`flow/design.v`:
```
`timescale 1ns / 1ps
module decoder(
    input [1:0] in,
    output reg [3:0] out
    );
    always @(*) begin
        case(in)
            2'b00: out = 4'b1000;
            2'b01: out = 4'b0100;
            2'b10: out = 4'b0010;
            2'b11: out = 4'b0001;
        endcase
    end
endmodule
`timescale 1ns / 1ps
module ARITHMATIC_UNIT #(parameter width = 16)(
    input [width - 1:0] A,
    input [width - 1:0] B,
    input [1:0] ALU_FUN,
    input clk,rst,
    input Arith_Enable,
    output reg [width - 1:0] Arith_OUT,
    output reg Carry_OUT,
    output reg Arith_Flag
    );
    always@(posedge clk or negedge rst) begin
        if (!rst) begin
            Arith_OUT <= 0;
            Arith_Flag <= 0;
            Carry_OUT <= 0;        
        end
        else if (Arith_Enable) begin
            Arith_OUT <= 0;
            Carry_OUT <= 0;
            Arith_Flag <= 1;
            case (ALU_FUN)
                2'b00:
                begin
                    {Carry_OUT,Arith_OUT} <= A+B;
                end
                2'b01:
                begin
                    {Carry_OUT,Arith_OUT} <= A-B;
                end
                2'b10:
                begin
                    {Carry_OUT,Arith_OUT} <= A*B;
                end                
                2'b11:
                begin
                    {Carry_OUT,Arith_OUT} <= (B == 0) ? {1'b0, {width{1'b1}}} : A/B;
                end                
            endcase
        end
        else begin
            Arith_OUT <= 0;
            Arith_Flag <= 0;
            Carry_OUT <= 0;            
        end
    end
endmodule
`timescale 1ns / 1ps
module Logic_Unit #(parameter width = 16)(
    input [width - 1:0] A,
    input [width - 1:0] B,
    input [1:0] ALU_FUN,
    input clk,rst,
    input Logic_Enable,
    output reg [width - 1:0] Logic_OUT,
    output reg Logic_Flag
    );
 always@(posedge clk or negedge rst) begin
        if (!rst) begin
            Logic_OUT <= 0;
            Logic_Flag <= 0;
        end
        else if (Logic_Enable) begin
            Logic_OUT <= 0;
            Logic_Flag <= 1;
            case (ALU_FUN)
                2'b00:
                begin
                    Logic_OUT <= A&B;
                end
                2'b01:
                begin
                    Logic_OUT <= A|B;
                end
                2'b10:
                begin
                    Logic_OUT <= ~(A&B);
                end                
                2'b11:
                begin
                    Logic_OUT <= ~(A|B);
                end                
            endcase
        end
        else begin
            Logic_OUT <= 0;
            Logic_Flag <= 0;
        end
    end
endmodule
`timescale 1ns / 1ps
module CMP_Unit #(parameter width = 16)(
    input [width - 1:0] A,
    input [width - 1:0] B,
    input [1:0] ALU_FUN,
    input clk,rst,
    input CMP_Enable,
    output reg [width - 1:0] CMP_OUT,
    output reg CMP_Flag
    );
always@(posedge clk or negedge rst) begin
        if (!rst) begin
            CMP_OUT <= 0;
            CMP_Flag <= 0;
        end
        else if (CMP_Enable) begin
            CMP_OUT <= 0;
            CMP_Flag <= 1;
            case (ALU_FUN)
                2'b00:
                begin
                    CMP_OUT <= 0;
                end
                2'b01:
                begin
                    CMP_OUT <= (A==B);
                end
                2'b10:
                begin
                    CMP_OUT <= (A>B)? 2:0;
                end                
                2'b11:
                begin
                    CMP_OUT <= (A<B)? 3:0;
                end                
            endcase
        end
        else begin
            CMP_OUT <= 0;
            CMP_Flag <= 0;
        end
    end
endmodule
`timescale 1ns / 1ps
module Shift_Unit #(parameter width = 16)(
    input [width - 1:0] A,
    input [width - 1:0] B,
    input [1:0] ALU_FUN,
    input clk,rst,
    input Shift_Enable,
    output reg [width - 1:0] Shift_OUT,
    output reg Shift_Flag
    );
always@(posedge clk or negedge rst) begin
        if (!rst) begin
            Shift_OUT <= 0;
            Shift_Flag <= 0;
        end
        else if (Shift_Enable) begin
            Shift_OUT <= 0;
            Shift_Flag <= 1;
            case (ALU_FUN)
                2'b00:
                begin
                    Shift_OUT <= A>>1;
                end
                2'b01:
                begin
                    Shift_OUT <= A<<1;
                end
                2'b10:
                begin
                    Shift_OUT <= B>>1;
                end                
                2'b11:
                begin
                    Shift_OUT <= B<<1;
                end                
            endcase
        end
        else begin
            Shift_OUT <= 0;
            Shift_Flag <= 0;
        end
    end
endmodule
`timescale 1ns / 1ps
module ALU_TOP #(parameter width = 16)(
    input [width - 1:0] A,
    input [width - 1:0] B,
    input [3:0] ALU_FUN,
    input clk,rst,
    output  [width - 1:0] Arith_OUT,
    output  Carry_OUT,
    output  Arith_Flag,
    output  [width - 1:0] Logic_OUT,
    output  Logic_Flag,
    output  [width - 1:0] CMP_OUT,
    output  CMP_Flag,
    output  [width - 1:0] Shift_OUT,
    output  Shift_Flag
    );
wire [3:0] enables;
decoder d0 (ALU_FUN[3:2],enables);
ARITHMATIC_UNIT #(width) d1 (A,B,ALU_FUN[1:0],clk,rst,enables[3],Arith_OUT,Carry_OUT,Arith_Flag);
Logic_Unit #(width) d2 (A,B,ALU_FUN[1:0],clk,rst,enables[2],Logic_OUT,Logic_Flag);
CMP_Unit #(width) d3 (A,B,ALU_FUN[1:0],clk,rst,enables[1],CMP_OUT,CMP_Flag);
Shift_Unit #(width) d4 (A,B,ALU_FUN[1:0],clk,rst,enables[0],Shift_OUT,Shift_Flag);
endmodule
```
`flow/constraint.sdc`:
```
create_clock -name core_clock -period 16.8 [get_ports {clk}]
set_input_delay 3.3600 -clock core_clock [delete_from_list [all_inputs] [get_ports {clk}]]
set_output_delay 3.3600 -clock core_clock [all_outputs]
set_load 0.01 [all_outputs]
```
`flow/config.mk`:
```
export PLATFORM = sky130hd
export DESIGN_NAME = ALU_TOP
export DESIGN_NICKNAME = ALU_TOP
export VERILOG_FILES = /design/flow/design.v
export SDC_FILE = /design/flow/constraint.sdc
export NUM_CORES = 4
export LEC_CHECK = 0
export ABC_AREA = 1
export CAP_MARGIN = 20
export CORE_MARGIN = 2
export CORE_UTILIZATION = 72
export CTS_CLUSTER_DIAMETER = 212
export CTS_CLUSTER_SIZE = 72
export GPL_ROUTABILITY_DRIVEN = 0
export PLACE_DENSITY = 0.37
export SETUP_SLACK_MARGIN = 1.91
export SLEW_MARGIN = 0
```
`flow/run.sh`:
```
#!/bin/bash
# the make line also repeats each setting of config.mk as NAME=value (left out here)
make -C /OpenROAD-flow-scripts/flow DESIGN_CONFIG=/design/flow/config.mk WORK_HOME=/design/flow/orfs CLKGATE_MAP_FILE= finish
```
==> results.toml, run 1 <==
# flow metrics
[run_status]
status = "aborted with a tool error"
stop_stage = "4_1_cts"
error_message = "[ERROR DPL-0038] Utilization greater than 100%, impossible to legalize"

[floorplanning]
dieHeight_um = 154.3
die_area_um2 = 23800
die_w_um = 154.3
io_pins = 107
core_area_um2 = 22030
floorplan.core_util_pct = 73.81
rows = 54

[yosys]
ys_sh_xor_pct = 6.088
synth_cell_types = 65
ys_area_um2 = 16260
avgSynthCellArea_um2 = 6.813
yosysMostFrequentCell = "nand2_1"
synth_stat.cells = 2386
yosysTopAreaCellShare_pct = 19.32
synthAoiAreaFrac_pct = 17.22
yosys.area_share.simple_pct = 23.62
flop_cell = "dfrtp_1"
synth_seq_share_pct = 8.466
yosys_warnings = 5
muxShareOfSynthArea_pct = 0
synth-async-reset-ratio_pct = 100.0
synthTopLogicFamily = "adder cells"
area_leaders = "ha_1, nand2_1, fa_1"
netlist_area_um2 = 16260
edf_count = 0
ys_sh_adder_pct = 31.14
synthCells = 2386
synth-seq-cells = 55
synth_top_cell_by_area = "ha_1"
top_cells_by_count = "nand2_1, inv_1, ha_1, a21oi_1, o21ai_0"

[place]
port_buffers = 92
dp_hpwl_um = 54210
[per-stage QoR]
stage	cell area (um^2)	std cells	setup WS [ns]	total power, mW
3_5_place_dp	20740	3118	-11.76	1.508
3_3_place_gp	20740	3118	-9.659	1.377
2_1_floorplan	16680	2400	-9.350	1.032
==> run 2: changes to the inputs <==
CAP_MARGIN = 0   (was 20)
CELL_PAD_IN_SITES_GLOBAL_PLACEMENT = 0   (was unset)
CORE_ASPECT_RATIO = 0.84   (was unset)
CORE_UTILIZATION = 68   (was 72)
CTS_CLUSTER_DIAMETER = 218   (was 212)
CTS_CLUSTER_SIZE = unset   (was 72)
GPL_ROUTABILITY_DRIVEN = unset   (was 0)
MAX_ROUTING_LAYER = met4   (was unset)
PLACE_DENSITY = unset   (was 0.37)
SETUP_SLACK_MARGIN = unset   (was 1.91)
SLEW_MARGIN = 20   (was 0)
TNS_END_PERCENT = 30   (was unset)
clock period = 39.9 ns   (was 16.8 ns; I/O delays follow)
==> run 2 against run 1 <==
The run now finishes clean. Die size is 5.8% higher. Area after synthesis stayed put. Synthesized cell count stayed put.
==> results.toml, run 2 <==
# synthesis and place-and-route metrics
[final_timing]
setup_viol = 0
clock.fmax_mhz = 27.03
timing.final.crit_period_ns = 36.99
final_hold_viol_count = 0
timing.final.ws_setup_ns = 2.907
tns_ns = 0
finalCritPeriodShare_pct = 92.71
tightest_slew_ns = 0.9900
rsz0062_at_grt = "false"
final_max_slew_viol_count = 0
relSlewSlack_pct = 33.30
whs_ns = 7.827

[yosys]
synthTopLogicFamily = "adder cells"
muxShareOfSynthArea_pct = 0
synth-seq-cells = 55
synth_top_cell_by_area = "ha_1"
synth_stat.cells = 2386
edf_count = 0
yosys_warnings = 5
flop_cell = "dfrtp_1"
avgSynthCellArea_um2 = 6.813
ys_area_um2 = 16260
synth-async-reset-ratio_pct = 100.0
ys_sh_xor_pct = 6.088
top_cells_by_count = "nand2_1, inv_1, ha_1, a21oi_1, o21ai_0"
synthAoiAreaFrac_pct = 17.22
yosysMostFrequentCell = "nand2_1"
netlist_area_um2 = 16260
yosysTopAreaCellShare_pct = 19.32
synthCells = 2386
area_leaders = "ha_1, nand2_1, fa_1"
synth_cell_types = 65
ys_sh_adder_pct = 31.14
yosys.area_share.simple_pct = 23.62
synth_seq_share_pct = 8.466

[global_route]
grt_usage_pct = 43.91
grt_pass1_vias = 15770
antenna_found_initial = 2
grt_first_pass_wirelength_um = 84730
grt_max_degree = 56
grt.overflow.total = 0

[place]
place_ws_ns = 2.437
dpl_cell_area_um2 = 17380
dp_hpwl_um = 41810
gp_congestion = 1.048
port_buffers = 92

[pwr]
sw_frac_of_total_pct = 54.08
p_clk_mw = 0.0553
powerSeq_mw = 0.0616
p_switching_mw = 0.3389
pg_comb_mw = 0.510
pwr-share-comb_pct = 81.3
power_frac_clock_pct = 8.8
power_frac_seq_pct = 9.8
power.density_nw_per_um2 = 35.54
p_leak_nw = 9.865
total_power_mw = 0.6266
p_int_mw = 0.2877
power-top-group = "combinational logic"
ir_drop_mv = 0.03733

[detailed_routing]
drt_wl_total_um = 54840
final_antenna_net_count = 0
vias = 16780
drt-pass1-iter-count = 8
drc = 0
vias_per_cell = 6.072
wl_per_cell_um = 19.84
dr.first_iter.drc_count = 1860

[critical_path]
end_kind = "flop"
worstPathMaxFanout = 24
cpMaxStageDelayCell = "clkdlybuf4s50_1"
cp-endpoint = "d1.Arith_OUT[0]$_DFF_PN0_"
arrival_ns = 37.18
crit_top_cell = "nand2_1"
setup.worst_path.start_class = "input port"
cp_slowest_stage_delay_ns = 0.83
cp_num_buf_inv = 35
worstSetupPathType = "in2reg"
cp.depth = 212
cp.required_ns = 40.08
crit_family = "simple AND/OR/NAND/NOR gates"
startpoint = "B[9]"

[clock_tree]
clock_path_buffers = 2
cts_tree = "yes"
cts_made_buffers = 5
cts-htree-levels = 2
clkSlewWorstSetupHoldPaths_ns = 0.07
root_buffer = "clkbuf_16"
cts_sinks = 55

[floorplanning]
core_area_um2 = 23350
floorplan.core_util_pct = 69.61
die_w_um = 172.7
die_area_um2 = 25160
dieHeight_um = 145.7
rows = 51
io_pins = 107

[job]
cap_violations = 0
warnings = 63

[run_status]
status = "finished clean"

[final_layout]
syn_to_final_growth_pct = 8.451
final_nets = 2828
stdcell_area_um2 = 17630

[hold_path]
holdCritPathClass = "in2async"
[run 2: final cells by class]
cell class | instances | area, um^2
clock buffers | 6 | 128.9
clock inverters | 2 | 38.79
repair buffers | 133 | 1226
well taps | 318 | 397.9
inverters | 446 | 1690
fillers | 1834 | 5724
diodes | 2 | 5.005
multi-input cells | 1802 | 12770
flip-flops and latches | 55 | 1376
[run 2: per-stage QoR]
| stage | cells | util (%) |
|---|---|---|
| after global placement | 2748 | 74.41 |
| final | 2764 | 75.49 |
| after global routing | 2764 | 75.49 |
| after detailed placement | 2748 | 74.41 |
| after CTS | 2756 | 75.13 |
| after floorplan | 2400 | - |
[run 2: repair_timing]
action | 4_1_cts | 5_1_grt
resized | 0 | 9
hold buffers | 0 | 0
setup buffers | 0 | 6
endpoints found under the hold margin | 0 | 0
setup endpoints to repair | 0 | 1
[run 2: layer usage]
metal,vias up,routed length (um),track usage [%]
li1,7716,-,-
met1,7624,21320,57.41
met2,1163,22910,65.18
met3,279,7752,11.29
met4,0,2858,17.25
met5,-,0,-
==> run 3: changes to the inputs <==
CAP_MARGIN = 5   (was 0)
CORE_UTILIZATION = 72   (was 68)
CTS_CLUSTER_DIAMETER = unset   (was 218)
PLACE_DENSITY_LB_ADDON = 0.28   (was unset)
SETUP_SLACK_MARGIN = -1.31   (was unset)
TNS_END_PERCENT = 5   (was 30)
clock period = 39.8 ns   (was 39.9 ns; I/O delays follow)
==> run 3 against run 2 <==
Final cell count decreased by 1.5%. Setup slack worse by 1.0 ns. First-iteration DRC count fell by 3.1%. Total power down 0.53%. Sequential share of layout area increased by 0.065 points. Clock power down 7.8%. Non-clock buffer count is 7 lower. Sequential cell count did not move. Critical path type unchanged. Critical endpoint unchanged.
==> results.toml, run 3 <==
# synthesis and place-and-route metrics
[yosys]
top_cells_by_count = "nand2_1, inv_1, ha_1, a21oi_1, o21ai_0"
synthTopLogicFamily = "adder cells"
muxShareOfSynthArea_pct = 0
flop_cell = "dfrtp_1"
yosys_warnings = 5
synth_cell_types = 65
ys_area_um2 = 16260
synth_top_cell_by_area = "ha_1"
synthAoiAreaFrac_pct = 17.22
ys_sh_xor_pct = 6.088
synth_seq_share_pct = 8.466
synth-seq-cells = 55
synthCells = 2386
yosysTopAreaCellShare_pct = 19.32
netlist_area_um2 = 16260
avgSynthCellArea_um2 = 6.813
yosysMostFrequentCell = "nand2_1"
area_leaders = "ha_1, nand2_1, fa_1"
edf_count = 0
synth_stat.cells = 2386
yosys.area_share.simple_pct = 23.62
synth-async-reset-ratio_pct = 100.0
ys_sh_adder_pct = 31.14

[critical_path]
cp_num_buf_inv = 35
arrival_ns = 38.09
worstSetupPathType = "in2reg"
cp-endpoint = "d1.Arith_OUT[0]$_DFF_PN0_"
cp.depth = 209
crit_family = "simple AND/OR/NAND/NOR gates"
end_kind = "flop"
cp.required_ns = 39.99
setup.worst_path.start_class = "input port"
crit_top_cell = "nand2_1"
cpMaxStageDelayCell = "clkdlybuf4s50_1"
startpoint = "B[9]"
worstPathMaxFanout = 24
cp_slowest_stage_delay_ns = 0.82

[pwr]
sw_frac_of_total_pct = 54.63
p_leak_nw = 9.803
pwr-share-comb_pct = 81.9
pg_comb_mw = 0.510
power-top-group = "combinational logic"
power.density_nw_per_um2 = 35.65
power_frac_seq_pct = 9.9
total_power_mw = 0.6233
ir_drop_mv = 0.05478
p_clk_mw = 0.0510
p_int_mw = 0.2828
powerSeq_mw = 0.0620
p_switching_mw = 0.3405
power_frac_clock_pct = 8.2

[clock_tree]
cts-htree-levels = 2
clock_path_buffers = 2
cts_setup_buffers = 0
clkSlewWorstSetupHoldPaths_ns = 0.09
cts_tree = "yes"
root_buffer = "clkbuf_16"
cts_resized = 0
hold_buffers = 0
cts_sinks = 55
cts_made_buffers = 5

[final_timing]
timing.final.crit_period_ns = 37.90
relSlewSlack_pct = 35.45
clock.fmax_mhz = 26.38
timing.final.ws_setup_ns = 1.898
setup_viol = 0
final_hold_viol_count = 0
whs_ns = 7.812
tightest_slew_ns = 0.9647
final_max_slew_viol_count = 0
finalCritPeriodShare_pct = 95.23

[floorplanning]
die_w_um = 168.0
die_area_um2 = 23800
core_area_um2 = 22210
floorplan.core_util_pct = 73.20
io_pins = 107
dieHeight_um = 141.7
rows = 50

[global_route]
grt_usage_pct = 46.92
busiest_layer = "met2"
grt.overflow.total = 0
grt_first_pass_wirelength_um = 84820
grt_pass1_vias = 16300
antenna_found_initial = 0
grt_use_met2_pct = 71.79
gr-usage-met3_pct = 12.36
grt_use_met1_pct = 58.76
grt_max_degree = 56

[place]
gp_congestion = 1.058
dp_hpwl_um = 41800
place_ws_ns = 2.343
dpl_cell_area_um2 = 17330
port_buffers = 92

[detailed_routing]
n_antenna_cell = 0
drc = 0
drt-pass1-iter-count = 6
wl_per_cell_um = 20.01
vias = 16790
vias_per_cell = 6.167
dr.first_iter.drc_count = 1802
final_antenna_net_count = 0
drt_wl_total_um = 54470

[hold_path]
holdCritPathClass = "in2async"

[run_status]
status = "finished clean"

[final_layout]
stdcell_area_um2 = 17480
syn_to_final_growth_pct = 7.550
final_nets = 2821

[job]
warnings = 61
cap_violations = 0
[run 3: layout make-up]
| cell class | count | area [um^2] |
|---|---|---|
| Clock buffer | 5 | 125.1 |
| Clock inverter | 3 | 27.53 |
| Fill cell | 1597 | 4725 |
| Inverter | 446 | 1679 |
| Multi-Input combinational cell | 1802 | 12750 |
| Sequential cell | 55 | 1376 |
| Tap cell | 286 | 357.8 |
| Timing Repair Buffer | 126 | 1171 |
[run 3: layer usage]
layer,part of all wire [%],up-vias
met5,0,-
met4,5.4,0
met3,14,283
met2,43,1185
met1,38,7634
li1,-,7690
[run 3: metrics by stage]
step / cells / TNS [ns] / util, %
global placement: 2715 / 0 / 78.04
CTS: 2723 / 0 / 78.73
global route: 2723 / -0.8889 / 78.73
detailed placement: 2715 / 0 / 78.04
floorplan: 2400 / 0 / -
finish: 2723 / 0 / 78.73
==> run 4: changes to the inputs <==
CORE_UTILIZATION = 65   (was 72)
PLACE_DENSITY_LB_ADDON = unset   (was 0.28)
SETUP_SLACK_MARGIN = -0.07   (was -1.31)
TNS_END_PERCENT = 30   (was 5)
clock period = 40.0 ns   (was 39.8 ns; I/O delays follow)
==> run 4 against run 3 <==
Sequential power down 0.8%. Utilization down 7.7 points. First-iteration DRC count down 5.8%. Sequential share of layout area down 0.054 points. Sequential cell count unchanged. Routed wire length down 2.4%. Final cell count up 1.9%.
==> results.toml, run 4 <==
# synthesis and place-and-route metrics
[clock_tree]
cts_made_buffers = 5
root_buffer = "clkbuf_16"
clock_path_buffers = 2
clkSlewWorstSetupHoldPaths_ns = 0.08
cts_sinks = 55
cts-htree-levels = 2
cts_tree = "yes"

[final_timing]
relSlewSlack_pct = 25.40
finalCritPeriodShare_pct = 92.30
timing.final.crit_period_ns = 36.92
final_max_slew_viol_count = 0
tns_ns = 0
rsz0062_at_grt = "false"
setup_viol = 0
clock.fmax_mhz = 27.09
tightest_slew_ns = 1.107
final_hold_viol_count = 0

[place]
gp_congestion = 1.036
dpl_cell_area_um2 = 17420
dp_hpwl_um = 40550
port_buffers = 92

[yosys]
synth-seq-cells = 55
ys_sh_xor_pct = 6.088
avgSynthCellArea_um2 = 6.813
area_leaders = "ha_1, nand2_1, fa_1"
synth-async-reset-ratio_pct = 100.0
ys_area_um2 = 16260
synth_stat.cells = 2386
top_cells_by_count = "nand2_1, inv_1, ha_1, a21oi_1, o21ai_0"
muxShareOfSynthArea_pct = 0
yosysMostFrequentCell = "nand2_1"
synthAoiAreaFrac_pct = 17.22
synth_seq_share_pct = 8.466
netlist_area_um2 = 16260
flop_cell = "dfrtp_1"
ys_sh_adder_pct = 31.14
synthTopLogicFamily = "adder cells"
synth_cell_types = 65
synthCells = 2386
yosys_warnings = 5
edf_count = 0
yosys.area_share.simple_pct = 23.62
yosysTopAreaCellShare_pct = 19.32
synth_top_cell_by_area = "ha_1"

[global_route]
antenna_found_initial = 1
gr-usage-met3_pct = 9.404
grt.overflow.total = 0
grt_use_met2_pct = 62.32
grt_first_pass_wirelength_um = 82370
grt_use_met1_pct = 56.51
grt_pass1_vias = 15460
grt_max_degree = 56
busiest_layer = "met2"
grt_usage_pct = 41.73

[critical_path]
cp.required_ns = 40.18
arrival_ns = 37.10
setup.worst_path.start_class = "input port"
startpoint = "B[14]"
cp_num_buf_inv = 36
cpMaxStageDelayCell = "clkdlybuf4s50_1"
cp-endpoint = "d1.Arith_OUT[0]$_DFF_PN0_"
crit_top_cell = "nand2_1"
worstSetupPathType = "in2reg"
cp_slowest_stage_delay_ns = 0.79
worstPathMaxFanout = 24
crit_family = "simple AND/OR/NAND/NOR gates"
end_kind = "flop"
cp.depth = 209

[floorplanning]
dieHeight_um = 148.9
floorplan.core_util_pct = 65.55
core_area_um2 = 24800
rows = 53
io_pins = 107
die_w_um = 176.6
die_area_um2 = 26300

[pwr]
p_switching_mw = 0.3289
power_frac_seq_pct = 10.1
power-top-group = "combinational logic"
sw_frac_of_total_pct = 54.14
p_clk_mw = 0.0483
p_int_mw = 0.2786
p_leak_nw = 9.836
power_frac_clock_pct = 8.0
pwr-share-comb_pct = 81.9
powerSeq_mw = 0.0615
power.density_nw_per_um2 = 34.51
pg_comb_mw = 0.498
ir_drop_mv = 0.03880

[detailed_routing]
drt_wl_total_um = 53150
drc = 0
drt-pass1-iter-count = 7
wl_per_cell_um = 19.16
final_antenna_net_count = 0
vias = 16350
dr.first_iter.drc_count = 1698
vias_per_cell = 5.895

[run_status]
status = "finished clean"

[job]
warnings = 63
cap_violations = 0

[final_layout]
syn_to_final_growth_pct = 8.297
final.fill_count = 2136
register_area_um2 = 1376
final_nets = 2827
layout.area.comb_um2 = 12760
stdcell_area_um2 = 17610

[hold_path]
holdCritPathClass = "in2async"
run 4: metrics by stage:
step | cells | power [mW] | hold slack [ns] | worst slack, ns | utilization (%)
floorplan | 2400 | 0.4274 | 7.704 | 8.027 | -
finish | 2774 | 0.6075 | 7.847 | 3.082 | 70.99
global route | 2774 | 0.6689 | 7.924 | 0.08499 | 70.99
global placement | 2763 | 0.5325 | 8.180 | 4.097 | 70.23
CTS | 2771 | 0.5981 | 7.871 | 3.076 | 70.83
detailed placement | 2763 | 0.5476 | 8.198 | 2.850 | 70.23
run 4: timing repair:
action	CTS	global route
hold buffers	0	0
setup buffers	0	2
setup endpoints to repair	0	1
gates resized	0	4
run 4: layout make-up:
class,count,share of cell area [%]
timing repair buffer,132,6.908
sequential,55,7.818
tap,330,2.345
antenna,1,0.01421
multi-input combinational,1802,72.49
inverter,446,9.580
clock inverter,3,0.1350
clock buffer,5,0.7107
run 4: metal layers:
layer | share of wire, % | vias to the layer above
met2 | 43 | 967
met5 | 0 | -
met1 | 42 | 7543
li1 | - | 7707
met4 | 3.1 | 0
met3 | 12 | 135
==> run 5: changes to the inputs <==
CAP_MARGIN = 25   (was 5)
CELL_PAD_IN_SITES_DETAIL_PLACEMENT = 1   (was unset)
CORE_ASPECT_RATIO = unset   (was 0.84)
CORE_MARGIN = 3   (was 2)
CORE_UTILIZATION = 21   (was 65)
CTS_CLUSTER_DIAMETER = 344   (was unset)
CTS_CLUSTER_SIZE = 84   (was unset)
GPL_ROUTABILITY_DRIVEN = 1   (was unset)
GPL_TIMING_DRIVEN = 0   (was unset)
HOLD_SLACK_MARGIN = 0.14   (was unset)
MIN_ROUTING_LAYER = met1   (was unset)
PLACE_DENSITY_LB_ADDON = 0.14   (was unset)
SETUP_SLACK_MARGIN = -2.0   (was -0.07)
SLEW_MARGIN = 10   (was 20)
TNS_END_PERCENT = 80   (was 30)
clock period = 40.6 ns   (was 40.0 ns; I/O delays follow)
==> run 5 against run 4 <==
Final cell count increased by 28%. Area after synthesis stayed put. Still clean on timing, DRC and antenna. Routed wire length increased by 34%.
==> results.toml, run 5 <==
# synthesis and place-and-route metrics
[run_status]
status = "finished clean"

[yosys]
synthAoiAreaFrac_pct = 17.22
top_cells_by_count = "nand2_1, inv_1, ha_1, a21oi_1, o21ai_0"
muxShareOfSynthArea_pct = 0
synth-async-reset-ratio_pct = 100.0
synth_cell_types = 65
synth_seq_share_pct = 8.466
synthCells = 2386
avgSynthCellArea_um2 = 6.813
yosys.area_share.simple_pct = 23.62
ys_sh_xor_pct = 6.088
synthTopLogicFamily = "adder cells"
edf_count = 0
netlist_area_um2 = 16260
synth_stat.cells = 2386
ys_sh_adder_pct = 31.14
ys_area_um2 = 16260
yosysTopAreaCellShare_pct = 19.32
yosysMostFrequentCell = "nand2_1"
synth-seq-cells = 55
flop_cell = "dfrtp_1"
area_leaders = "ha_1, nand2_1, fa_1"
synth_top_cell_by_area = "ha_1"
yosys_warnings = 5

[detailed_routing]
drt-pass1-iter-count = 7
dr.first_iter.drc_count = 603
wl_per_cell_um = 20.08
vias = 16170
drc = 0
drt_wl_total_um = 71080
final_antenna_net_count = 0
vias_per_cell = 4.568

[pwr]
ir_drop_mv = 0.01859
powerSeq_mw = 0.0606
p_switching_mw = 0.3385
p_leak_nw = 9.952
sw_frac_of_total_pct = 54.71
power_frac_clock_pct = 8.5
p_clk_mw = 0.0526
power.density_nw_per_um2 = 32.85
pwr-share-comb_pct = 81.7
pg_comb_mw = 0.505
power-top-group = "combinational logic"
p_int_mw = 0.2802
power_frac_seq_pct = 9.8

[clock_tree]
clock_path_buffers = 2
root_buffer = "clkbuf_16"
cts_made_buffers = 5
cts_sinks = 55
clkSlewWorstSetupHoldPaths_ns = 0.09
cts_tree = "yes"
cts-htree-levels = 2

[final_timing]
tightest_slew_ns = 1.059
clock.fmax_mhz = 25.57
timing.final.crit_period_ns = 39.11
finalCritPeriodShare_pct = 96.33
setup_viol = 0
final_max_slew_viol_count = 0
relSlewSlack_pct = 29.12
final_hold_viol_count = 0

[critical_path]
cpMaxStageDelayCell = "clkbuf_1"
worstSetupPathType = "in2reg"
startpoint = "B[1]"
crit_top_cell = "nand2_1"
end_kind = "flop"
crit_family = "AND-OR/OR-AND gates"
cp.depth = 215
setup.worst_path.start_class = "input port"
cp-endpoint = "d1.Arith_OUT[0]$_DFF_PN0_"
worstPathMaxFanout = 20
cp.required_ns = 40.81
arrival_ns = 39.32
cp_slowest_stage_delay_ns = 0.64
cp_num_buf_inv = 42

[floorplanning]
floorplan.core_util_pct = 21.30
io_pins = 107
die_area_um2 = 80790
rows = 101
dieHeight_um = 284.2
core_area_um2 = 76330
die_w_um = 284.2

[final_layout]
utilization_pct = 24.67
stdcell_area_um2 = 18830
final_nets = 2891
syn_to_final_growth_pct = 15.85

[global_route]
grt_first_pass_wirelength_um = 107800
antenna_found_initial = 0
grt_usage_pct = 18.03
grt_max_degree = 40
grt.overflow.total = 0
grt_pass1_vias = 17590

[hold_path]
holdCritPathClass = "in2async"

[job]
warnings = 61
cap_violations = 0

[place]
port_buffers = 91
dp_hpwl_um = 58860
gp_congestion = 0.8838
dpl_cell_area_um2 = 18640
-- run 5: per-layer routing --
metal	vias to the layer above	global-route usage, %	wire length (um)
met1	8053	22.03	32330
met3	70	1.163	1193
li1	7830	-	-
met5	-	-	0
met2	217	32.01	35610
met4	0	5.003	1940
-- run 5: per-stage QoR --
| stage | setup TNS, ns | hold WS [ns] | instances | total power [mW] | worst slack, ns |
|---|---|---|---|---|---|
| 2_1_floorplan | 0 | 7.824 | 2400 | 0.4211 | 8.507 |
| 3_3_place_gp | 0 | 8.861 | 3521 | 0.5590 | 0.9074 |
| 3_5_place_dp | 0 | 8.030 | 3526 | 0.5705 | 0.3465 |
| 4_1_cts | 0 | 7.641 | 3534 | 0.6295 | 0.6173 |
| 5_1_grt | -1.973 | 7.646 | 3537 | 0.7011 | -1.973 |
| 6_report | 0 | 7.643 | 3540 | 0.6187 | 1.488 |
-- run 5: layout make-up --
type                       count  area (um^2)
antenna                        3        7.507
sequential                    55         1376
buffer                        97        506.7
tap                         1030         1289
clock inverter                 3        27.53
inverter                     446         1683
multi-input combinational   1802        12750
fill                        9540        57500
timing repair buffer          99         1071
clock buffer                   5        125.1
-- run 5: repair_timing --
item,CTS,global route
hold buffers,0,0
resized,0,2
buffers inserted,0,2
setup endpoints to repair,0,1
==> run 6: changes to the inputs <==
ABC_AREA = unset   (was 1)
CAP_MARGIN = 20   (was 25)
CELL_PAD_IN_SITES_DETAIL_PLACEMENT = unset   (was 1)
CELL_PAD_IN_SITES_GLOBAL_PLACEMENT = unset   (was 0)
CORE_MARGIN = 2   (was 3)
CORE_UTILIZATION = 68   (was 21)
CTS_CLUSTER_DIAMETER = unset   (was 344)
CTS_CLUSTER_SIZE = unset   (was 84)
GPL_ROUTABILITY_DRIVEN = unset   (was 1)
GPL_TIMING_DRIVEN = unset   (was 0)
HOLD_SLACK_MARGIN = unset   (was 0.14)
MAX_ROUTING_LAYER = unset   (was met4)
MIN_ROUTING_LAYER = unset   (was met1)
PLACE_DENSITY_LB_ADDON = unset   (was 0.14)
SETUP_SLACK_MARGIN = -1.65   (was -2.0)
SLEW_MARGIN = 20   (was 10)
TNS_END_PERCENT = unset   (was 80)
clock period = 29.4 ns   (was 40.6 ns; I/O delays follow)
==> run 6 against run 5 <==
Utilization is 67 points higher. Now fails the layout checks on negative setup slack. Global-route usage is 36 points higher. Critical path depth is 92 lower. Critical path type unchanged. Highest routed layer is now met5.
==> results.toml, run 6 <==
# synthesis and place-and-route metrics
[run_status]
status = "complete, but fails checks"
violations = "negative setup slack"

[clock_tree]
root_buffer = "clkbuf_16"
cts-htree-levels = 2
cts_sinks = 55
cts_tree = "yes"
hold_buffers = 0
clock_path_buffers = 2
clkSlewWorstSetupHoldPaths_ns = 0.08
cts_made_buffers = 5

[pwr]
total_power_mw = 1.059
p_leak_nw = 10.75
power_frac_seq_pct = 8.0
p_int_mw = 0.5120
sw_frac_of_total_pct = 51.64
p_clk_mw = 0.0615
powerSeq_mw = 0.0846
power_frac_clock_pct = 5.8
pwr-share-comb_pct = 86.2
power.density_nw_per_um2 = 48.92
pg_comb_mw = 0.913
power-top-group = "combinational logic"
p_switching_mw = 0.5468
ir_drop_mv = 0.07911

[final_layout]
syn_to_final_growth_pct = 32.22
final_nets = 3006

[global_route]
grt_first_pass_wirelength_um = 108900
grt_usage_pct = 54.32
grt_max_degree = 72
grt_pass1_vias = 20670
grt.overflow.total = 0
antenna_found_initial = 2

[critical_path]
cpMaxStageDelayCell = "or4_4"
setup.worst_path.start_class = "input port"
crit_family = "AND-OR/OR-AND gates"
cp_num_buf_inv = 13
cp.depth = 123
end_kind = "flop"
cp_slowest_stage_delay_ns = 0.54
startpoint = "B[7]"
cp.required_ns = 29.58
crit_top_cell = "ha_1"
arrival_ns = 32.59
cp-endpoint = "d1.Arith_OUT[0]$_DFF_PN0_"
worstSetupPathType = "in2reg"
worstPathMaxFanout = 10

[detailed_routing]
drt-pass1-iter-count = 13
vias = 20750
final_antenna_net_count = 0
wl_per_cell_um = 25.36
vias_per_cell = 7.050
drt_wl_total_um = 74640
drc = 0
dr.first_iter.drc_count = 3377

[floorplanning]
die_area_um2 = 25330
core_area_um2 = 23540
dieHeight_um = 159.2
io_pins = 107
floorplan.core_util_pct = 69.53
rows = 56
die_w_um = 159.2

[yosys]
netlist_area_um2 = 16370
synth_cell_types = 94
yosysTopAreaCellShare_pct = 19.19
muxShareOfSynthArea_pct = 4.647
synth_seq_share_pct = 8.408
synthCells = 2100
synthTopLogicFamily = "adder cells"
area_leaders = "ha_1, fa_1, dfrtp_1"
synth-seq-cells = 55
top_cells_by_count = "ha_1, nand2_1, nor2_1, inv_1, a21oi_1"
edf_count = 0
avgSynthCellArea_um2 = 7.795
synth_top_cell_by_area = "ha_1"
synthAoiAreaFrac_pct = 21.25
synth_stat.cells = 2100
flop_cell = "dfrtp_1"
ys_sh_xor_pct = 7.437
yosys_warnings = 5
yosys.area_share.simple_pct = 19.83
ys_sh_adder_pct = 30.93
ys_area_um2 = 16370
synth-async-reset-ratio_pct = 100.0
yosysMostFrequentCell = "ha_1"

[final_timing]
final_hold_viol_count = 0
rsz0062_at_grt = "true"
relSlewSlack_pct = 30.79
timing.final.crit_period_ns = 32.42
finalCritPeriodShare_pct = 110.3
timing.final.ws_setup_ns = -3.018
final_max_slew_viol_count = 0
setup_viol = 2
tns_ns = -4.634
tightest_slew_ns = 1.035
clock.fmax_mhz = 30.85

[job]
cap_violations = 0
warnings = 65

[place]
port_buffers = 92
dp_hpwl_um = 51700
gp_congestion = 1.057

[hold_path]
holdCritPathClass = "in2async"
## run 6: timing repair
item / in CTS / in global routing
buffers inserted: 9 / 10
resized: 19 / 40
pin swaps: 12 / 18
hold endpoints to repair: 0 / 0
setup endpoints to repair: 1 / 2
## run 6: stage by stage
stage / worst slack, ns / instances / util (%) / hold WS [ns] / instance area, um^2
after floorplan: -1.622 / 2114 / - / 5.584 / 16600
after global placement: -1.591 / 2916 / 89.69 / 6.129 / 21120
after detailed placement: -2.915 / 2916 / 89.69 / 6.153 / 21120
after CTS: -2.033 / 2933 / 90.90 / 5.845 / 21400
after global routing: -3.964 / 2942 / 91.92 / 5.673 / 21640
final: -3.018 / 2943 / 91.93 / 5.612 / 21640
## run 6: metal layers
metal | wire length (um) | share of wire [%] | track usage (%) | vias up
li1 | - | - | - | 8393
met1 | 23390 | 31 | 61.26 | 9241
met2 | 29980 | 40 | 83.00 | 2165
met3 | 12420 | 17 | 20.08 | 945
met4 | 8791 | 12 | 43.18 | 3
met5 | 54 | 0.072 | 0 | -
## run 6: area by class of cell
| class | count | area (um^2) |
|---|---|---|
| diodes | 2 | 5.005 |
| clock buffers | 5 | 125.1 |
| clock inverters | 3 | 22.52 |
| fillers | 970 | 1899 |
| inverters | 202 | 763.2 |
| multi-input cells | 1754 | 14190 |
| flip-flops and latches | 55 | 1376 |
| well taps | 319 | 399.1 |
| repair buffers | 603 | 4761 |
==> run 7: changes to the inputs <==
ABC_AREA = 1   (was unset)
CORE_UTILIZATION = 64   (was 68)
CTS_CLUSTER_DIAMETER = 231   (was unset)
CTS_CLUSTER_SIZE = 98   (was unset)
PLACE_DENSITY = 0.38   (was unset)
SETUP_SLACK_MARGIN = unset   (was -1.65)
TNS_END_PERCENT = 15   (was unset)
clock period = 18.9 ns   (was 29.4 ns; I/O delays follow)
==> run 7 against run 6 <==
The run now fails in 5_1_grt. Die size up 5.4%. Synthesized cell count grew 14%. Area after synthesis shrank 0.69%.
==> results.toml, run 7 <==
# flow metrics
[run_status]
status = "aborted with a tool error"
stop_stage = "5_1_grt"
error_message = "[ERROR GRT-0232] Routing congestion too high. Check the congestion heatmap in the GUI."

[floorplanning]
io_pins = 107
core_area_um2 = 25040
floorplan.core_util_pct = 64.93
dieHeight_um = 163.4
die_w_um = 163.4
die_area_um2 = 26690
rows = 58

[yosys]
synth-seq-cells = 55
yosys_warnings = 5
edf_count = 0
ys_sh_adder_pct = 31.14
netlist_area_um2 = 16260
area_leaders = "ha_1, nand2_1, fa_1"
synth_stat.cells = 2386
synth_top_cell_by_area = "ha_1"
flop_cell = "dfrtp_1"
top_cells_by_count = "nand2_1, inv_1, ha_1, a21oi_1, o21ai_0"
ys_sh_xor_pct = 6.088
synthTopLogicFamily = "adder cells"
ys_area_um2 = 16260
yosys.area_share.simple_pct = 23.62
synth_seq_share_pct = 8.466
synth-async-reset-ratio_pct = 100.0
yosysTopAreaCellShare_pct = 19.32
synthAoiAreaFrac_pct = 17.22
synthCells = 2386
avgSynthCellArea_um2 = 6.813
synth_cell_types = 65
muxShareOfSynthArea_pct = 0
yosysMostFrequentCell = "nand2_1"

[clock_tree]
cts_made_buffers = 5
cts-htree-levels = 2
clock_path_buffers = 2
cts_sinks = 55
root_buffer = "clkbuf_16"

[place]
dp_hpwl_um = 47080
gp_congestion = 1.032
port_buffers = 92
placed_cells = 3178

[global_route]
grt_usage_pct = 102.4
grt.overflow.total = 2335
==> run 7: what timing repair did <==
| action | CTS |
|---|---|
| resized | 204 |
| hold buffers | 0 |
| gates cloned | 3 |
| buffers inserted | 87 |
| pin swaps | 153 |
| setup endpoints to repair | 6 |
==> run 7: per-stage QoR <==
step | total power, mW | cell area (um^2) | setup slack (ns) | hold WS [ns] | setup TNS, ns
2_1_floorplan | 0.9137 | 16580 | -7.917 | 3.484 | -21.97
3_3_place_gp | 1.250 | 20800 | -8.282 | 4.046 | -24.68
3_5_place_dp | 1.306 | 20800 | -9.751 | 4.078 | -31.93
4_1_cts | 1.487 | 22490 | -7.932 | 3.765 | -23.08
==> run 7: routing by layer <==
layer	track usage (%)	GRT overflow
met2	132.1	1725
met1	89.02	54
met3	81.23	62
met5	65.15	11
met4	115.2	483
==> run 8: changes to the inputs <==
CORE_ASPECT_RATIO = 0.69   (was unset)
CORE_UTILIZATION = 71   (was 64)
CTS_CLUSTER_DIAMETER = 357   (was 231)
CTS_CLUSTER_SIZE = 95   (was 98)
PLACE_DENSITY = 0.36   (was 0.38)
SETUP_SLACK_MARGIN = 3.53   (was unset)
TNS_END_PERCENT = 5   (was 15)
clock period = 12.0 ns   (was 18.9 ns; I/O delays follow)
==> run 8 against run 7 <==
The flow again stops in 5_1_grt. Synthesized cell count stayed put. Die size is 9.5% lower. Area after synthesis is the same.
==> results.toml, run 8 <==
# flow metrics
[run_status]
status = "aborted with a tool error"
stop_stage = "5_1_grt"
error_message = "[ERROR GRT-0116] Global routing finished with congestion. Check the congestion regions in the DRC Viewer."

[clock_tree]
root_buffer = "clkbuf_16"
cts_made_buffers = 5
clock_path_buffers = 2
cts_sinks = 55
cts-htree-levels = 2
hold_buffers = 0

[place]
gp_congestion = 1.151
dp_hpwl_um = 54920
place_ws_ns = -17.08
placed_cells = 3161
port_buffers = 92

[floorplanning]
dieHeight_um = 129.7
core_area_um2 = 22240
rows = 45
io_pins = 107
die_area_um2 = 24140
floorplan.core_util_pct = 73.10
die_w_um = 186.2

[yosys]
synth_top_cell_by_area = "ha_1"
muxShareOfSynthArea_pct = 0
ys_sh_xor_pct = 6.088
ys_sh_adder_pct = 31.14
yosysMostFrequentCell = "nand2_1"
ys_area_um2 = 16260
yosys.area_share.simple_pct = 23.62
yosysTopAreaCellShare_pct = 19.32
synthCells = 2386
synth-seq-cells = 55
synthAoiAreaFrac_pct = 17.22
netlist_area_um2 = 16260
top_cells_by_count = "nand2_1, inv_1, ha_1, a21oi_1, o21ai_0"
synth_cell_types = 65
synthTopLogicFamily = "adder cells"
yosys_warnings = 5
synth_stat.cells = 2386
area_leaders = "ha_1, nand2_1, fa_1"
synth-async-reset-ratio_pct = 100.0
flop_cell = "dfrtp_1"
edf_count = 0
synth_seq_share_pct = 8.466
avgSynthCellArea_um2 = 6.813

[global_route]
grt.overflow.total = 76
grt_usage_pct = 81.57
-- run 8: metal layers --
layer | overflow | global-route usage [%]
met5 | 0 | 43.20
met4 | 32 | 81.15
met3 | 4 | 71.70
met2 | 38 | 94.99
met1 | 2 | 80.52
-- run 8: through the flow --
stage          power [mW]  utilization [%]  instance area [um^2]  TNS (ns)
2_1_floorplan       1.439                -                 16580    -59.18
3_3_place_gp        1.967            93.66                 20830    -63.10
3_5_place_dp        2.133            93.66                 20830    -83.87
4_1_cts             2.355            95.52                 21240    -77.87
-- run 8: what timing repair did --
action | 4_1_cts
resized | 45
setup buffers | 10
pin swaps | 24
cloned | 1
endpoints found under the hold margin | 0
endpoints found under the setup margin | 12
==> run 9: changes to the inputs <==
ABC_AREA = unset   (was 1)
CORE_ASPECT_RATIO = 0.61   (was 0.69)
CORE_MARGIN = 4   (was 2)
CORE_UTILIZATION = 22   (was 71)
CTS_CLUSTER_DIAMETER = unset   (was 357)
MIN_ROUTING_LAYER = met1   (was unset)
PLACE_DENSITY = unset   (was 0.36)
PLACE_DENSITY_LB_ADDON = 0.24   (was unset)
SETUP_SLACK_MARGIN = 2.97   (was 3.53)
TNS_END_PERCENT = 90   (was 5)
clock period = 18.0 ns   (was 12.0 ns; I/O delays follow)
==> run 9 against run 8 <==
The layout now fails its checks (negative setup slack). Die size went up to 3.3 times the previous value. Area after synthesis increased by 0.69%. Synthesized cell count is 12% lower.
==> results.toml, run 9 <==
# synthesis and place-and-route metrics
[global_route]
grt_pass1_vias = 18640
grt_usage_pct = 19.95
busiest_layer = "met1"
grt_max_degree = 72
antenna_found_initial = 1
grt_first_pass_wirelength_um = 120100
grt.overflow.total = 0
gr-usage-met3_pct = 5.490
grt_use_met1_pct = 31.28
grt_use_met2_pct = 27.24

[pwr]
p_clk_mw = 0.113
powerSeq_mw = 0.139
power_frac_clock_pct = 6.2
power.density_nw_per_um2 = 70.26
sw_frac_of_total_pct = 49.13
pg_comb_mw = 1.57
power-top-group = "combinational logic"
pwr-share-comb_pct = 86.2
p_int_mw = 0.9253
ir_drop_mv = 0.1097
p_leak_nw = 12.07
power_frac_seq_pct = 7.6
p_switching_mw = 0.8936

[yosys]
synth_top_cell_by_area = "ha_1"
synthCells = 2100
area_leaders = "ha_1, fa_1, dfrtp_1"
ys_sh_adder_pct = 30.93
edf_count = 0
synthTopLogicFamily = "adder cells"
synth_seq_share_pct = 8.408
avgSynthCellArea_um2 = 7.795
yosys.area_share.simple_pct = 19.83
muxShareOfSynthArea_pct = 4.647
synth-async-reset-ratio_pct = 100.0
synth-seq-cells = 55
synthAoiAreaFrac_pct = 21.25
flop_cell = "dfrtp_1"
synth_cell_types = 94
ys_sh_xor_pct = 7.437
yosysMostFrequentCell = "ha_1"
synth_stat.cells = 2100
top_cells_by_count = "ha_1, nand2_1, nor2_1, inv_1, a21oi_1"
ys_area_um2 = 16370
yosys_warnings = 5
netlist_area_um2 = 16370
yosysTopAreaCellShare_pct = 19.19

[final_layout]
syn_to_final_growth_pct = 58.15
finalNonFillerCells = 3833
stdcell_area_um2 = 25890
final_nets = 3230

[detailed_routing]
wl_per_cell_um = 21.38
drc = 0
dr.first_iter.drc_count = 1801
final_antenna_net_count = 0
n_antenna_cell = 0
vias_per_cell = 4.919
vias = 18860
drt_wl_total_um = 81950
drt-pass1-iter-count = 6

[place]
gp_congestion = 0.9430
dpl_cell_area_um2 = 22990
dp_hpwl_um = 63830
placed_cells = 3649
port_buffers = 92

[critical_path]
cp-endpoint = "d1.Arith_OUT[0]$_DFF_PN0_"
cp_num_buf_inv = 53
crit_family = "AND-OR/OR-AND gates"
startpoint = "B[8]"
worstPathMaxFanout = 8
cp.depth = 132
worstSetupPathType = "in2reg"
cp.required_ns = 18.25
cpMaxStageDelayCell = "or4_4"
cp_slowest_stage_delay_ns = 0.58
end_kind = "flop"
crit_top_cell = "buf_4"
arrival_ns = 28.62
setup.worst_path.start_class = "input port"

[final_timing]
finalCritPeriodShare_pct = 157.6
tns_ns = -38.59
timing.final.ws_setup_ns = -10.37
timing.final.crit_period_ns = 28.37
relSlewSlack_pct = 19.03
rsz0062_at_grt = "true"
tightest_slew_ns = 1.199
clock.fmax_mhz = 35.25
final_max_slew_viol_count = 0
setup_viol = 6
final_hold_viol_count = 0

[floorplanning]
core_area_um2 = 73030
io_pins = 107
rows = 77
die_area_um2 = 78970
dieHeight_um = 221.0
die_w_um = 357.3
floorplan.core_util_pct = 22.42

[clock_tree]
clock_path_buffers = 2
hold_buffers = 0
cts-htree-levels = 2
cts_sinks = 55
cts_made_buffers = 5
cts_tree = "yes"
clkSlewWorstSetupHoldPaths_ns = 0.08
root_buffer = "clkbuf_16"

[run_status]
violations = "negative setup slack"
status = "complete, but fails checks"

[hold_path]
holdCritPathClass = "in2async"

[job]
cap_violations = 0
warnings = 64
run 9: metrics by stage:
step,worst slack (ns),power (mW),utilization [%],hold WS [ns]
finish,-10.37,1.819,35.45,3.438
global route,-11.03,1.962,35.45,3.502
CTS,-9.882,1.768,34.42,3.474
detailed placement,-11.98,1.571,31.48,3.821
global placement,-11.64,1.568,31.48,3.803
floorplan,-9.478,1.077,-,3.304
run 9: area by class of cell:
cell class | count | area [um^2]
fillers | 7619 | 47140
multi-input cells | 1755 | 15640
repair buffers | 826 | 6711
flip-flops and latches | 55 | 1376
well taps | 987 | 1235
inverters | 202 | 769.5
clock buffers | 5 | 125.1
clock inverters | 3 | 33.78
run 9: what timing repair did:
| item | in CTS | in global routing |
|---|---|---|
| setup buffers | 150 | 23 |
| gates resized | 231 | 112 |
| pin swaps | 119 | 100 |
| setup endpoints to repair | 9 | 8 |
| gates cloned | 3 | 0 |
run 9: per-layer routing:
| layer | vias up | wire [um] | share of wire (%) |
|---|---|---|---|
| met5 | - | 0 | 0 |
| met3 | 96 | 7904 | 9.6 |
| met4 | 0 | 1178 | 1.4 |
| li1 | 8847 | - | - |
| met1 | 9167 | 40720 | 50 |
| met2 | 745 | 32140 | 39 |
==> run 10: changes to the inputs <==
ABC_AREA = 1   (was unset)
CELL_PAD_IN_SITES_GLOBAL_PLACEMENT = 1   (was unset)
CORE_ASPECT_RATIO = unset   (was 0.61)
CORE_MARGIN = 7   (was 4)
CORE_UTILIZATION = 60   (was 22)
CTS_CLUSTER_DIAMETER = 273   (was unset)
CTS_CLUSTER_SIZE = 100   (was 95)
MIN_ROUTING_LAYER = unset   (was met1)
PLACE_DENSITY_LB_ADDON = unset   (was 0.24)
SETUP_SLACK_MARGIN = unset   (was 2.97)
SLEW_MARGIN = 40   (was 20)
TNS_END_PERCENT = 5   (was 90)
clock period = 33.0 ns   (was 18.0 ns; I/O delays follow)
==> run 10 against run 9 <==
Now clean on timing, DRC and antenna. Setup slack better by 12 ns. Clock power fell by 46%. First-iteration DRC count decreased by 22%. Routed wire length is 34% lower. Sequential power down 47%. Sequential cell count unchanged. Utilization increased by 34 points. Critical path depth up 78. Area after synthesis fell by 0.69%. Global-route usage grew 13 points. Clock-buffer cell count up 1. Via count shrank 13%. Critical path type unchanged. Critical endpoint unchanged.
==> results.toml, run 10 <==
# synthesis and place-and-route metrics
[detailed_routing]
dr.first_iter.drc_count = 1407
vias_per_cell = 5.774
vias = 16460
drt_wl_total_um = 53850
n_antenna_cell = 0
drc = 0
final_antenna_net_count = 0
drt-pass1-iter-count = 6
wl_per_cell_um = 18.89

[pwr]
power-top-group = "combinational logic"
p_clk_mw = 0.0615
p_int_mw = 0.3634
power_frac_clock_pct = 8.0
ir_drop_mv = 0.03612
sw_frac_of_total_pct = 52.64
powerSeq_mw = 0.0742
pg_comb_mw = 0.632
pwr-share-comb_pct = 82.3
p_switching_mw = 0.4039
p_leak_nw = 10.23
power_frac_seq_pct = 9.7
power.density_nw_per_um2 = 40.94

[run_status]
status = "finished clean"

[yosys]
area_leaders = "ha_1, nand2_1, fa_1"
ys_area_um2 = 16260
avgSynthCellArea_um2 = 6.813
yosysTopAreaCellShare_pct = 19.32
ys_sh_adder_pct = 31.14
top_cells_by_count = "nand2_1, inv_1, ha_1, a21oi_1, o21ai_0"
yosys_warnings = 5
synth_seq_share_pct = 8.466
edf_count = 0
synth-async-reset-ratio_pct = 100.0
synthAoiAreaFrac_pct = 17.22
synth_top_cell_by_area = "ha_1"
yosys.area_share.simple_pct = 23.62
synthCells = 2386
ys_sh_xor_pct = 6.088
netlist_area_um2 = 16260
synth_stat.cells = 2386
synth_cell_types = 65
synthTopLogicFamily = "adder cells"
flop_cell = "dfrtp_1"
muxShareOfSynthArea_pct = 0
yosysMostFrequentCell = "nand2_1"
synth-seq-cells = 55

[clock_tree]
cts_made_buffers = 5
cts-htree-levels = 2
clkSlewWorstSetupHoldPaths_ns = 0.08
root_buffer = "clkbuf_16"
cts_sinks = 55
clock_path_buffers = 2
cts_tree = "yes"

[global_route]
grt_pass1_vias = 15540
grt_usage_pct = 32.67
grt_first_pass_wirelength_um = 82130
antenna_found_initial = 1
grt_max_degree = 56
grt.overflow.total = 0

[critical_path]
cp.required_ns = 33.18
setup.worst_path.start_class = "input port"
crit_top_cell = "nand2_1"
arrival_ns = 31.37
cpMaxStageDelayCell = "clkdlybuf4s50_1"
startpoint = "B[0]"
cp.depth = 210
cp_slowest_stage_delay_ns = 0.48
end_kind = "flop"
worstSetupPathType = "in2reg"
worstPathMaxFanout = 14
cp_num_buf_inv = 36
cp-endpoint = "d1.Arith_OUT[0]$_DFF_PN0_"
crit_family = "simple AND/OR/NAND/NOR gates"

[job]
cap_violations = 0
warnings = 64

[floorplanning]
die_w_um = 178.6
dieHeight_um = 178.6
rows = 60
die_area_um2 = 31900
floorplan.core_util_pct = 60.66
io_pins = 107
core_area_um2 = 26800

[place]
gp_congestion = 1.037
dp_hpwl_um = 40670
port_buffers = 92
place_ws_ns = -0.6111

[final_timing]
tns_ns = 0
finalCritPeriodShare_pct = 94.54
clock.fmax_mhz = 32.05
final_max_slew_viol_count = 0
timing.final.ws_setup_ns = 1.803
final_hold_viol_count = 0
timing.final.crit_period_ns = 31.20
relSlewSlack_pct = 39.19
whs_ns = 6.343
setup_viol = 0
tightest_slew_ns = 0.9092

[final_layout]
final_nets = 2893
syn_to_final_growth_pct = 15.27
final.fill_count = 2367

[hold_path]
holdCritPathClass = "in2async"
-- run 10: what timing repair did --
| action | CTS | global route |
|---|---|---|
| hold buffers | 0 | 0 |
| resized | 4 | 136 |
| setup buffers | 0 | 45 |
| setup endpoints to repair | 1 | 2 |
| gates cloned | 1 | 2 |
| pin swaps | 0 | 44 |
-- run 10: final cells by class --
cell class	count	area [um^2]	share of cell area [%]
Clock inverter	2	38.79	0.2070
Sequential cell	55	1376	7.345
Multi-Input combinational cell	1803	13340	71.16
Inverter	446	1703	9.087
Clock buffer	6	128.9	0.6877
Tap cell	341	426.7	2.277
Timing Repair inverter	2	11.26	0.06009
Timing Repair Buffer	195	1719	9.174
-- run 10: routing by layer --
layer / GRT usage, % / share of wire (%) / vias up
met5: 0 / 0 / -
met4: 14.69 / 5.9 / 0
met3: 4.424 / 9.1 / 211
met2: 55.77 / 46 / 729
met1: 40.67 / 39 / 7676
li1: - / - / 7839
-- run 10: metrics by stage --
step                      util (%)  area (um^2)  power (mW)  cells
after floorplan                  -        16310      0.5181   2400
after global placement       65.60        17580      0.6606   2794
after detailed placement     65.61        17580      0.6726   2794
after CTS                    66.28        17760      0.7391   2803
after global routing         69.92        18740      0.8468   2850
final                        69.92        18740      0.7673   2850
==> run 11: changes to the inputs <==
ABC_AREA = unset   (was 1)
CAP_MARGIN = 15   (was 20)
CELL_PAD_IN_SITES_GLOBAL_PLACEMENT = 3   (was 1)
CORE_ASPECT_RATIO = 0.9   (was unset)
CORE_MARGIN = 9   (was 7)
CORE_UTILIZATION = 70   (was 60)
CTS_CLUSTER_DIAMETER = 161   (was 273)
CTS_CLUSTER_SIZE = 83   (was 100)
GPL_ROUTABILITY_DRIVEN = 1   (was unset)
MAX_ROUTING_LAYER = met5   (was unset)
MIN_ROUTING_LAYER = met2   (was unset)
SETUP_SLACK_MARGIN = 5.0   (was unset)
SLEW_MARGIN = 20   (was 40)
TNS_END_PERCENT = unset   (was 5)
clock period = 29.9 ns   (was 33.0 ns; I/O delays follow)
==> run 11 against run 10 <==
The flow now stops in 3_1_place_gp_skip_io. Synthesized cell count is 12% lower. Die size is 8.4% lower. Area after synthesis is 0.69% higher.
==> results.toml, run 11 <==
# flow metrics
[yosys]
yosys_warnings = 5
synth-async-reset-ratio_pct = 100.0
area_leaders = "ha_1, fa_1, dfrtp_1"
netlist_area_um2 = 16370
ys_area_um2 = 16370
yosys.area_share.simple_pct = 19.83
synthTopLogicFamily = "adder cells"
muxShareOfSynthArea_pct = 4.647
yosysTopAreaCellShare_pct = 19.19
flop_cell = "dfrtp_1"
synth_stat.cells = 2100
ys_sh_adder_pct = 30.93
synth-seq-cells = 55
synth_cell_types = 94
synth_seq_share_pct = 8.408
avgSynthCellArea_um2 = 7.795
ys_sh_xor_pct = 7.437
top_cells_by_count = "ha_1, nand2_1, nor2_1, inv_1, a21oi_1"
synthAoiAreaFrac_pct = 21.25
edf_count = 0
yosysMostFrequentCell = "ha_1"
synthCells = 2100
synth_top_cell_by_area = "ha_1"

[floorplanning]
die_area_um2 = 29220
die_w_um = 179.2
core_area_um2 = 22710
floorplan.core_util_pct = 72.09
rows = 52
dieHeight_um = 163.1

[run_status]
stop_stage = "3_1_place_gp_skip_io"
error_message = "[ERROR GPL-0301] Utilization 159.393 % exceeds 100%."
status = "aborted with a tool error"
==> run 12: changes to the inputs <==
CAP_MARGIN = 20   (was 15)
CELL_PAD_IN_SITES_GLOBAL_PLACEMENT = unset   (was 3)
CORE_ASPECT_RATIO = unset   (was 0.9)
CORE_MARGIN = 2   (was 9)
CORE_UTILIZATION = 68   (was 70)
CTS_CLUSTER_DIAMETER = unset   (was 161)
CTS_CLUSTER_SIZE = unset   (was 83)
GPL_ROUTABILITY_DRIVEN = unset   (was 1)
MAX_ROUTING_LAYER = unset   (was met5)
MIN_ROUTING_LAYER = unset   (was met2)
clock period = 18.3 ns   (was 29.9 ns; I/O delays follow)
==> run 12 against run 11 <==
The run fails in 4_1_cts. Area after synthesis is the same. Synthesized cell count is the same. Die size shrank 13%.
==> results.toml, run 12 <==
# flow metrics
[yosys]
synth-seq-cells = 55
avgSynthCellArea_um2 = 7.795
top_cells_by_count = "ha_1, nand2_1, nor2_1, inv_1, a21oi_1"
area_leaders = "ha_1, fa_1, dfrtp_1"
yosys_warnings = 5
muxShareOfSynthArea_pct = 4.647
ys_sh_adder_pct = 30.93
synthCells = 2100
synth_seq_share_pct = 8.408
synth_cell_types = 94
yosysTopAreaCellShare_pct = 19.19
synth_stat.cells = 2100
synth_top_cell_by_area = "ha_1"
synthAoiAreaFrac_pct = 21.25
ys_sh_xor_pct = 7.437
synthTopLogicFamily = "adder cells"
flop_cell = "dfrtp_1"
yosysMostFrequentCell = "ha_1"
ys_area_um2 = 16370
synth-async-reset-ratio_pct = 100.0
netlist_area_um2 = 16370
edf_count = 0
yosys.area_share.simple_pct = 19.83

[floorplanning]
die_w_um = 159.2
die_area_um2 = 25330
floorplan.core_util_pct = 69.53
rows = 56
core_area_um2 = 23540
io_pins = 107
dieHeight_um = 159.2

[place]
port_buffers = 92
gp_congestion = 1.059
dp_hpwl_um = 56350

[run_status]
status = "aborted with a tool error"
error_message = "[ERROR DPL-0033] detailed placement checks failed during check placement."
stop_stage = "4_1_cts"
## run 12: through the flow
step           power, mW  instance area, um^2  setup slack [ns]  std cells  util, %
2_1_floorplan      1.059                17210            -9.238       2114        -
3_3_place_gp       1.424                21800            -9.931       2942    92.60
3_5_place_dp       1.553                21800            -11.27       2942    92.60
==> run 13: changes to the inputs <==
CORE_UTILIZATION = 59   (was 68)
clock period = 21.7 ns   (was 18.3 ns; I/O delays follow)
==> run 13 against run 12 <==
Now fails the layout checks on negative setup slack. Synthesized cell count unchanged. Die size increased by 15%. Area after synthesis unchanged.
==> results.toml, run 13 <==
# synthesis and place-and-route metrics
[yosys]
edf_count = 0
top_cells_by_count = "ha_1, nand2_1, nor2_1, inv_1, a21oi_1"
synth_cell_types = 94
yosysTopAreaCellShare_pct = 19.19
synth_stat.cells = 2100
synthAoiAreaFrac_pct = 21.25
avgSynthCellArea_um2 = 7.795
yosysMostFrequentCell = "ha_1"
synth_seq_share_pct = 8.408
yosys.area_share.simple_pct = 19.83
muxShareOfSynthArea_pct = 4.647
synth-seq-cells = 55
netlist_area_um2 = 16370
area_leaders = "ha_1, fa_1, dfrtp_1"
synthTopLogicFamily = "adder cells"
ys_area_um2 = 16370
ys_sh_adder_pct = 30.93
synth-async-reset-ratio_pct = 100.0
ys_sh_xor_pct = 7.437
flop_cell = "dfrtp_1"
synth_top_cell_by_area = "ha_1"
yosys_warnings = 5
synthCells = 2100

[pwr]
sw_frac_of_total_pct = 50.03
powerSeq_mw = 0.113
p_clk_mw = 0.0803
power_frac_seq_pct = 7.5
p_leak_nw = 11.53
pwr-share-comb_pct = 87.2
power-top-group = "combinational logic"
power.density_nw_per_um2 = 62.79
ir_drop_mv = 0.07737
p_switching_mw = 0.7563
p_int_mw = 0.7554
power_frac_clock_pct = 5.3
pg_comb_mw = 1.32

[detailed_routing]
vias = 21470
vias_per_cell = 6.894
drc = 0
dr.first_iter.drc_count = 3343
final_antenna_net_count = 0
drt_wl_total_um = 81940
wl_per_cell_um = 26.30
drt-pass1-iter-count = 8

[run_status]
violations = "negative setup slack"
status = "complete, but fails checks"

[global_route]
grt_pass1_vias = 20990
grt.overflow.total = 0
grt_usage_pct = 50.33
antenna_found_initial = 5
grt_max_degree = 72
grt_first_pass_wirelength_um = 112500

[hold_path]
holdCritPathClass = "in2async"

[clock_tree]
clock_path_buffers = 2
cts-htree-levels = 2
cts_tree = "yes"
hold_buffers = 0
cts_made_buffers = 5
cts_sinks = 55
root_buffer = "clkbuf_16"
clkSlewWorstSetupHoldPaths_ns = 0.07

[final_layout]
final_nets = 3125
final.fill_count = 1307
syn_to_final_growth_pct = 47.08

[final_timing]
tightest_slew_ns = 0.9246
setup_viol = 5
whs_ns = 4.072
final_max_slew_viol_count = 0
clock.fmax_mhz = 33.61
tns_ns = -25.09
rsz0062_at_grt = "true"
timing.final.ws_setup_ns = -8.055
final_hold_viol_count = 0
timing.final.crit_period_ns = 29.76
finalCritPeriodShare_pct = 137.1
relSlewSlack_pct = 38.36

[critical_path]
cp.depth = 124
worstPathMaxFanout = 9
crit_top_cell = "buf_6"
startpoint = "B[12]"
setup.worst_path.start_class = "input port"
cp_slowest_stage_delay_ns = 0.54
cp-endpoint = "d1.Arith_OUT[0]$_DFF_PN0_"
cp.required_ns = 21.86
end_kind = "flop"
arrival_ns = 29.91
worstSetupPathType = "in2reg"
cp_num_buf_inv = 19
cpMaxStageDelayCell = "or4_4"
crit_family = "AND-OR/OR-AND gates"

[place]
place_ws_ns = -8.197
port_buffers = 92
dp_hpwl_um = 52420
gp_congestion = 1.076

[floorplanning]
io_pins = 107
die_area_um2 = 29090
core_area_um2 = 27100
dieHeight_um = 170.6
floorplan.core_util_pct = 60.40
rows = 60
die_w_um = 170.6

[job]
cap_violations = 0
warnings = 66
run 13: layout make-up:
cell class / count / area (um^2) / share of cell area (%)
multi-input cells: 1754 / 15500 / 64.39
clock inverters: 2 / 16.27 / 0.06756
well taps: 372 / 465.4 / 1.933
clock buffers: 6 / 138.9 / 0.5769
diodes: 2 / 5.005 / 0.02079
repair buffers: 722 / 5804 / 24.11
flip-flops and latches: 55 / 1376 / 5.717
inverters: 202 / 767.0 / 3.186
run 13: per-stage QoR:
stage | instance area (um^2) | util (%) | total power, mW | std cells
after floorplan | 17210 | - | 0.8930 | 2114
after global placement | 21840 | 80.60 | 1.216 | 2990
after detailed placement | 21840 | 80.60 | 1.264 | 2990
after CTS | 23280 | 85.89 | 1.395 | 3072
after global routing | 24070 | 88.83 | 1.594 | 3114
final | 24080 | 88.84 | 1.512 | 3115
run 13: timing repair:
item / 4_1_cts / 5_1_grt
pin swaps: 111 / 87
gates resized: 199 / 94
setup buffers: 73 / 41
cloned: 1 / 0
setup endpoints to repair: 8 / 8
run 13: per-layer routing:
metal,global-route usage [%],vias up,wire [um]
met3,15.89,902,12800
met4,37.90,7,9276
li1,-,8642,-
met1,58.33,9786,26320
met5,0,-,129
met2,77.86,2137,33410
Power and IR drop assume default switching activity.
